==> flow/design.v <==
module mult32x32_fast_arith (
    input logic clk,              
    input logic reset,            
    input logic [31:0] a,         
    input logic [31:0] b,         
    input logic [1:0] a_sel,      
    input logic b_sel,            
    input logic [2:0] shift_sel,  
    input logic upd_prod,         
    input logic clr_prod,         
    output logic a_msb_is_0,      
    output logic b_msw_is_0,      
    output logic [63:0] product   
);
    logic [7:0] a_out;
    logic [15:0] b_out;
    logic [24:0] multi_out;
    logic [63:0] shift_out;
    logic [63:0] adder_out;
    logic [63:0] ff_out;
    assign a_msb_is_0 = ~|a[31:24];  
    assign b_msw_is_0 = ~|b[31:16];  
    always_comb begin
        case (a_sel)
            2'd0: a_out = a[7:0];
            2'd1: a_out = a[15:8];
            2'd2: a_out = a[23:16];
            2'd3: a_out = a[31:24];
            default: a_out = 8'd0;
        endcase
    end
    always_comb begin
        case (b_sel)
            1'b0: b_out = b[15:0];
            1'b1: b_out = b[31:16];
            default: b_out = 16'd0;
        endcase
    end
    always_comb begin
        multi_out = b_out * a_out;
    end
    always_comb begin
        case (shift_sel)
            3'd0: shift_out = multi_out << 0;
            3'd1: shift_out = multi_out << 8;
            3'd2: shift_out = multi_out << 16;
            3'd3: shift_out = multi_out << 24;
            3'd4: shift_out = multi_out << 32;
            3'd5: shift_out = multi_out << 40;
            default: shift_out = 64'd0;
        endcase
    end
    always_comb begin
        adder_out = shift_out + ff_out;
    end
    always_ff @(posedge clk or posedge reset) begin
        if (reset) begin
            ff_out <= '0;
        end else begin
            if (clr_prod) begin
                ff_out <= '0;
            end else if (upd_prod) begin
                ff_out <= adder_out;
            end 
        end 
    end
   assign product = ff_out;
endmodule
module mult32x32_fast_fsm (
    input logic clk,               
    input logic reset,             
    input logic start,             
    input logic a_msb_is_0,        
    input logic b_msw_is_0,        
    output logic busy,             
    output logic [1:0] a_sel,      
    output logic b_sel,            
    output logic [2:0] shift_sel,  
    output logic upd_prod,         
    output logic clr_prod          
);
    typedef enum {
        idle_st,
        a0_b0_st,
        a1_b0_st,
        a2_b0_st,
        a3_b0_st,
        a0_b1_st,
        a1_b1_st,
        a2_b1_st,
        a3_b1_st
      } sm_type;
    sm_type current_state;
    sm_type next_state;
    always_ff @(posedge clk, posedge reset) begin
        if (reset == 1'b1) begin
            current_state <= idle_st;
        end
        else begin
            current_state <= next_state;
        end
    end
    always_comb begin
        next_state = current_state;
        busy = 1'b1;
        a_sel = 2'b00;
        b_sel = 1'b0;
        shift_sel = 3'b000;  
        upd_prod = 1'b1;
        clr_prod = 1'b0;
        case (current_state)
            idle_st: begin
                busy = 1'b0;
                if (start == 1'b1) begin
                    next_state = a0_b0_st;
                    upd_prod = 1'b0;
                    clr_prod = 1'b1;
                end
                else begin
                    upd_prod = 1'b0;
                    clr_prod = 1'b0;
                end
            end
            a0_b0_st: begin
                next_state = a1_b0_st;
                shift_sel = 3'b000;  
            end
            a1_b0_st: begin
                next_state = a2_b0_st;
                a_sel = 2'b01;
                shift_sel = 3'b001;  
            end
            a2_b0_st: begin
                a_sel = 2'b10;
                shift_sel = 3'b010;  
                if (a_msb_is_0 == 1'b1) begin
                    if (b_msw_is_0 == 1'b1) begin
                        next_state = idle_st;
                    end
                    else begin
                        next_state = a0_b1_st;
                    end
                end
                else begin
                    next_state = a3_b0_st;
                end
            end
            a3_b0_st: begin
                a_sel = 2'b11;
                shift_sel = 3'b011;  
                if (b_msw_is_0 == 1'b1) begin
                    next_state = idle_st;
                end
                else begin
                    next_state = a0_b1_st;
                end
            end
            a0_b1_st: begin
                next_state = a1_b1_st;
                a_sel = 2'b00;
                b_sel = 1'b1;
                shift_sel = 3'b010;  
            end
            a1_b1_st: begin
                next_state = a2_b1_st;
                a_sel = 2'b01;
                b_sel = 1'b1;
                shift_sel = 3'b011;  
            end
            a2_b1_st: begin
                a_sel = 2'b10;
                b_sel = 1'b1;
                shift_sel = 3'b100;  
                if (a_msb_is_0 == 1'b1) begin
                    next_state = idle_st;
                end
                else begin
                    next_state = a3_b1_st;
                end
            end
            a3_b1_st: begin
                a_sel = 2'b11;
                b_sel = 1'b1;
                shift_sel = 3'b101;  
                busy = 1'b1;
                if (start == 0) begin
                    next_state = idle_st;
                end
                else begin
                    next_state = a0_b0_st;
                    upd_prod = 1'b0;
                    clr_prod = 1'b1;
                end
            end
        endcase
    end
endmodule
module mult32x32_fast (
    input logic clk,             
    input logic reset,           
    input logic start,           
    input logic [31:0] a,        
    input logic [31:0] b,        
    output logic busy,           
    output logic [63:0] product  
);
    logic [1:0] a_sel;
    logic b_sel;
    logic [2:0] shift_sel;
    logic upd_prod;
    logic clr_prod;
    logic a_msb_is_0;
    logic b_msw_is_0;
    mult32x32_fast_fsm f_fsm_m(
        .clk(clk),
        .reset(reset),
        .start(start),
        .busy(busy),
        .a_sel(a_sel),
        .b_sel(b_sel),
        .shift_sel(shift_sel),
        .upd_prod(upd_prod),
        .clr_prod(clr_prod),
        .a_msb_is_0(a_msb_is_0),
        .b_msw_is_0(b_msw_is_0)
    );
    mult32x32_fast_arith f_arith_m(
        .clk(clk),
        .reset(reset),
        .a(a),
        .b(b),
        .a_sel(a_sel),
        .b_sel(b_sel),
        .shift_sel(shift_sel),
        .upd_prod(upd_prod),
        .clr_prod(clr_prod),
        .a_msb_is_0(a_msb_is_0),
        .b_msw_is_0(b_msw_is_0),
        .product(product)
    );
endmodule
clock: 8.2 ns
lec_check: 0
abc_area: 1
cap_margin: 35
cell_pad_in_sites_global_placement: 1
core_aspect_ratio: 1.05
core_margin: 3
core_utilization: 29
cts_cluster_size: 92
gpl_routability_driven: 0
gpl_timing_driven: 0
max_routing_layer: met4
setup_slack_margin: 1.34
slew_margin: 20
run.sh (not shown) runs the stock make flow with config.mk's settings and CLKGATE_MAP_FILE=.
Next try:
==> flow/config.mk (replaced) <==
export PLATFORM = sky130hd
export DESIGN_NAME = mult32x32_fast
export DESIGN_NICKNAME = mult32x32_fast
export VERILOG_FILES = /design/flow/design.v
export SDC_FILE = /design/flow/constraint.sdc
export NUM_CORES = 4
export LEC_CHECK = 0
export CAP_MARGIN = 15
export CORE_ASPECT_RATIO = 1.63
export CORE_MARGIN = 2
export CORE_UTILIZATION = 40
export SLEW_MARGIN = 20
==> flow/constraint.sdc (replaced) <==
create_clock -name core_clock -period 9.5 [get_ports {clk}]
set_input_delay 1.9000 -clock core_clock [delete_from_list [all_inputs] [get_ports {clk}]]
set_output_delay 1.9000 -clock core_clock [all_outputs]
set_load 0.01 [all_outputs]
Cell area came out lower by 24%.
Worst setup slack is worse by 400 ps.
Final cell count came out lower by 26%.
Routed wire length came out lower by 28%.
Die size came out lower by 37%.
Hold slack is worse by 10 ps.
Clock-buffer cell count came out higher by 2.
Register-to-register slack is worse by 60 ps.
Area after synthesis came out lower by 12%.
